run 1:
==> flow/design.v <==
module pow_5_pipe
(
    input             clock,
    input      [17:0] n,
    output reg [17:0] n_pow_5
);
    reg [17:0] n_1, n_2, n_3;
    reg [17:0] n_pow_2, n_pow_3, n_pow_4;
    always @(posedge clock)
    begin
        n_1 <= n;
        n_2 <= n_1;
        n_3 <= n_2;
        n_pow_2 <= n * n;
        n_pow_3 <= n_pow_2 * n_1;
        n_pow_4 <= n_pow_3 * n_2;
        n_pow_5 <= n_pow_4 * n_3;
    end
endmodule
export LEC_CHECK = 0
export ABC_AREA = 1
export CAP_MARGIN = 20
export CORE_MARGIN = 2
export CORE_UTILIZATION = 72
export CTS_CLUSTER_DIAMETER = 356
export CTS_CLUSTER_SIZE = 98
export PLACE_DENSITY = 0.4
export SETUP_SLACK_MARGIN = 0.52
export SLEW_MARGIN = 20
export TNS_END_PERCENT = 5
create_clock -name core_clock -period 3.89 [get_ports {clock}]
run.sh (not shown) runs the stock make flow with config.mk's settings and CLKGATE_MAP_FILE=.
Every stage of run 1 finished as expected; the final checks, on the other hand, flagged negative setup slack, which means the layout fails.
For run 2, these inputs were changed with respect to run 1:
# run 1
export LEC_CHECK = 0
export ABC_AREA = 1
export CAP_MARGIN = 20
export CORE_MARGIN = 2
export CORE_UTILIZATION = 72
export CTS_CLUSTER_DIAMETER = 356
export CTS_CLUSTER_SIZE = 98
export PLACE_DENSITY = 0.4
export SETUP_SLACK_MARGIN = 0.52
export SLEW_MARGIN = 20
export TNS_END_PERCENT = 5
create_clock -name core_clock -period 3.89 [get_ports {clock}]
# run 2
export LEC_CHECK = 0
export ABC_AREA = 1
export CAP_MARGIN = 20
export CORE_MARGIN = 2
export CORE_UTILIZATION = 72
export MAX_ROUTING_LAYER = met4
export PLACE_DENSITY = 0.69
export SETUP_SLACK_MARGIN = 1.18
export SLEW_MARGIN = 20
export TNS_END_PERCENT = 5
create_clock -name core_clock -period 3.96 [get_ports {clock}]
## What came out
No crash in run 2: every stage finished, but the layout fails its final checks due to negative setup slack.
Run 2: via count of the first global-routing pass is 1,313 higher than what run 1 reported.
Going from run 1 to run 2, final clock period utilization by the worst path saw an increase, number of buffers inserted during clock tree synthesis comparable, minimum setup slack in the final design went down by 0.33 ns, clock-cell share of area shows no meaningful change.
Compared with run 1, run 2 degrades final worst hold slack.
The following lists how run 3 was set up differently from run 2:
# run 2
export LEC_CHECK = 0
export ABC_AREA = 1
export CAP_MARGIN = 20
export CORE_MARGIN = 2
export CORE_UTILIZATION = 72
export MAX_ROUTING_LAYER = met4
export PLACE_DENSITY = 0.69
export SETUP_SLACK_MARGIN = 1.18
export SLEW_MARGIN = 20
export TNS_END_PERCENT = 5
create_clock -name core_clock -period 3.96 [get_ports {clock}]
# run 3
export LEC_CHECK = 0
export CAP_MARGIN = 20
export CORE_MARGIN = 2
export CORE_UTILIZATION = 44
export SLEW_MARGIN = 20
create_clock -name core_clock -period 6.25 [get_ports {clock}]
[summary]
Every stage of the flow completed for run 3, and the final layout passed the timing, DRC and antenna checks. The final reports for run 3 and run 2 show global-route met2 utilization lower in the former. Compared with run 2, run 3 shows initial cell density of the core lower by 29 points. Higher largest net degree at the start of global routing among run 3 and run 2: run 3. Area share of and/or/nand/nor cells after synthesis is higher on run 2. Run 3 — total number of vias 7,955 lower, run 2 as reference. | routed length on met2 | lower: run 3 |. Area enclosed by the die boundary: run 3 worse than run 2. The run showing the greater sequential share of layout area is run 3.

// pow_5_pipe: RTL as listed in full above, without the edits since
Settings: LEC_CHECK=0, CAP_MARGIN=20, CELL_PAD_IN_SITES_GLOBAL_PLACEMENT=3, CORE_ASPECT_RATIO=1.93, CORE_MARGIN=8, CORE_UTILIZATION=40, CTS_CLUSTER_DIAMETER=143, CTS_CLUSTER_SIZE=68, GPL_ROUTABILITY_DRIVEN=1, GPL_TIMING_DRIVEN=0, PLACE_DENSITY_LB_ADDON=0.09, SETUP_SLACK_MARGIN=0.51, SLEW_MARGIN=25; clock period 5.56 ns.
==> next run, changes <==
Settings changed: CELL_PAD_IN_SITES_GLOBAL_PLACEMENT 3 to default, CORE_ASPECT_RATIO 1.93 to default, CORE_MARGIN 8 to 2, CORE_UTILIZATION 40 to 65, CTS_CLUSTER_DIAMETER 143 to default, CTS_CLUSTER_SIZE 68 to default, GPL_ROUTABILITY_DRIVEN 1 to default, GPL_TIMING_DRIVEN 0 to default, PLACE_DENSITY_LB_ADDON 0.09 to default, SETUP_SLACK_MARGIN 0.51 to default, SLEW_MARGIN 25 to 20.
Clock period 5.56 ns to 5.23 ns, I/O delays scaled along.
Result:
- The new run finished but fails on negative setup slack
- die area shrinks by well over a third
- count of clock-buffer cells in the layout is lower by 1
- flip-flop count does not change
- critical path depth fell by 2
- synthesized area does not change
- global-route usage is higher by 9.0 points

== cedar ==
RTL: the design.v shown in full above, as it stands there.
clock: 4.34 ns
lec_check: 0
abc_area: 0
cap_margin: 40
core_margin: 2
core_utilization: 38
cts_cluster_diameter: 396
cts_cluster_size: 99
place_density: 0.68
setup_slack_margin: 0.19
slew_margin: 20
tns_end_percent: 5
[flow] cedar | stages: complete | final checks: fail | reason: negative setup slack
Input changes introduced in onyx (baseline for comparison: cedar):
Settings: a deleted TNS_END_PERCENT that had been 5; a change of ABC_AREA from 0 to 1; a change of CTS_CLUSTER_DIAMETER from 396 to 331; a change of CTS_CLUSTER_SIZE from 99 to 100.
Notes after the runs:
onyx completed end to end; final checks failed (negative setup slack).
Looking at critical path capture point, the n_pow_2[16] result is from cedar; the n_pow_5[17] one comes from onyx.
The via count reported for onyx is higher than the one for cedar.
In onyx, synthesized netlist cell count is higher than in cedar.
Delta (onyx minus cedar): delay of the slowest cell on the worst path saw a decrease, design area saw an increase.
Input changes introduced in willow (baseline for comparison: onyx):
Settings: CTS_CLUSTER_SIZE: 100 -> unset; CTS_CLUSTER_DIAMETER: 331 -> unset; CORE_UTILIZATION: 38 -> 16; SLEW_MARGIN: 20 -> 0.
==> results <==
willow ran in full, but the layout does not pass; the checks complain about negative setup slack. The layout from onyx, despite a flow that completed every stage, fails the layout checks, with the failing checks listed as negative setup slack. willow ends up with lower logic share of the area than onyx does. Core utilization before placement, onyx and willow, higher one = onyx. Number of instances in the placed design in willow vs onyx: up 28%. On global-route wire length before repair, willow tracks onyx almost exactly.
Modified inputs, quartz compared to willow
Settings: PLACE_DENSITY changed from 0.68 to 0.78; CTS_CLUSTER_DIAMETER newly set to 197; CORE_UTILIZATION changed from 16 to 72; SLEW_MARGIN changed from 0 to 20; the clock period (ns, I/O delays scaled along) changed from 4.34 to 4.77.
Results
Layout checks on quartz: not met. Flow itself completed; violations: negative setup slack. quartz against willow: instance area after placement went down; final-stage net count decreased 94. Comparing willow and quartz, the higher sequential share of layout area was measured on quartz. Re aggregate negative setup slack: willow and quartz aren't equal, and the higher value belongs to willow. willow and quartz ended up with nearly the same relative area of clock buffers and inverters in the final design.
What delta does differently from quartz at the input level:
Settings: ABC_AREA: 1 -> 0; CTS_CLUSTER_DIAMETER: 197 -> unset; the clock period (ns, I/O delays scaled along): 4.77 -> 5.04.
==> results <==
Although it ran to completion, delta produced a layout that fails the final checks because of negative setup slack. quartz → delta: final area shows a reduction of about 9%, count of placed standard cells including taps shows a reduction of about 20%, register-to-register slack shows an increase of 840 ps, per-cell routed wire length shows a reduction of 4.6 um. On delta: total routing resource utilization after global routing is 3.1 points lower than what quartz gave. Going from quartz to delta, die area down 6.6%, cell count decreased 714.
> inputs changed (delta -> lagoon)
Settings: changing ABC_AREA from 0 to 1; removing PLACE_DENSITY (formerly 0.78); changing CAP_MARGIN from 40 to 20; removing SETUP_SLACK_MARGIN (formerly 0.19); changing the clock period (ns, I/O delays scaled along) from 5.04 to 4.27.
--- outcome ---
lagoon did not finish: a tool error stopped it during 5_1_grt.
Mean instance size in the synthesized netlist: lagoon vs delta down 1.5 um^2
The count of flip-flops with a built-in enable after synthesis of lagoon and that of delta are within noise of each other.
Against delta as the reference, lagoon delivers a higher post-synth area from yosys stat.
Diff delta -> lagoon: number of cell rows went up by 2.

## main
// pow_5_pipe: RTL as listed in full above, without the edits since
clock: 11.2 ns
lec_check: 0
cap_margin: 20
core_aspect_ratio: 0.57
core_margin: 10
core_utilization: 40
max_routing_layer: met4
min_routing_layer: met2
place_density_lb_addon: 0.14
setup_slack_margin: 1.39
slew_margin: 20
tns_end_percent: 90
Changes in the feature branch relative to main:
Settings: PLACE_DENSITY_LB_ADDON removed (was 0.14); CORE_ASPECT_RATIO removed (was 0.57); MAX_ROUTING_LAYER removed (was met4); SETUP_SLACK_MARGIN removed (was 1.39); CORE_MARGIN changed from 10 to 2; MIN_ROUTING_LAYER removed (was met2); TNS_END_PERCENT removed (was 90); the clock period (ns, I/O delays scaled along) changed from 11.2 to 5.21.
==> results <==
A critical path launch point of n[4] is what main shows, while n[5] belongs to the feature branch. In the feature branch the implementation ran to completion but is not tape-out ready, as the final checks report negative setup slack. Compared with main, in the feature branch count of clock-net buffers in the final layout rose by 1; insertion delay of the later-clocked pin in the worst-skew pair fell by 20 ps.

== job 6544 ==
Starts from the design.v that is shown in full above.
==> flow/config.mk <==
export PLATFORM = sky130hd
export DESIGN_NAME = pow_5_pipe
export DESIGN_NICKNAME = pow_5_pipe
export VERILOG_FILES = /design/flow/design.v
export SDC_FILE = /design/flow/constraint.sdc
export NUM_CORES = 4
export LEC_CHECK = 0
export CAP_MARGIN = 20
export CORE_ASPECT_RATIO = 0.57
export CORE_MARGIN = 2
export CORE_UTILIZATION = 40
export MAX_ROUTING_LAYER = met4
export MIN_ROUTING_LAYER = met2
export SETUP_SLACK_MARGIN = 1.39
export SLEW_MARGIN = 20
export TNS_END_PERCENT = 90
==> flow/constraint.sdc <==
create_clock -name core_clock -period 11.2 [get_ports {clock}]
set_input_delay 2.2400 -clock core_clock [delete_from_list [all_inputs] [get_ports {clock}]]
set_output_delay 2.2400 -clock core_clock [all_outputs]
set_load 0.01 [all_outputs]
The following lists how job 2321 was set up differently from job 6544:
- removing MIN_ROUTING_LAYER (formerly met2)
- removing SETUP_SLACK_MARGIN (formerly 1.39)
- removing MAX_ROUTING_LAYER (formerly met4)
- removing CORE_ASPECT_RATIO (formerly 0.57)
- changing CORE_UTILIZATION from 40 to 69
- removing TNS_END_PERCENT (formerly 90)
- changing the clock period (ns, I/O delays scaled along) from 11.2 to 6.23
Findings:
Compared with job 6544, job 2321 shows a lower met3 layer usage reported by global route. For routed length per instance, dividing the value from job 2321 by the value from job 6544 gives 0.919. Job 2321 vs job 6544: area growth from synthesis to layout up in job 2321. From job 6544 to job 2321 the numbers moved as follows: setup slack at placement shows a reduction of 3660 ps, met1 layer usage reported by global route has increased, design area ~0 delta. Job 6544 → job 2321: non-clock buffer count saw an increase. In job 2321, smallest setup slack after layout is lower than in job 6544.
[inputs] job 6789 vs job 2321
- changing CORE_UTILIZATION from 69 to 40
- changing the clock period (ns, I/O delays scaled along) from 6.23 to 6.4
## What came out
Job 6789 ended up with a higher width of the die than job 2321 did. Final design instance area without fill (job 6789 over job 2321): increase, 220 um2. Looking at die size, job 6789 sits about 70% higher than job 2321 does. Diff job 2321 and job 6789: count of placed standard cells including taps lower in job 2321. In the metrics for job 2321 and job 6789, the one carrying the lower total global routing track utilization is job 6789. The routing usage on met3 in job 6789 was lower than what job 2321 gave.
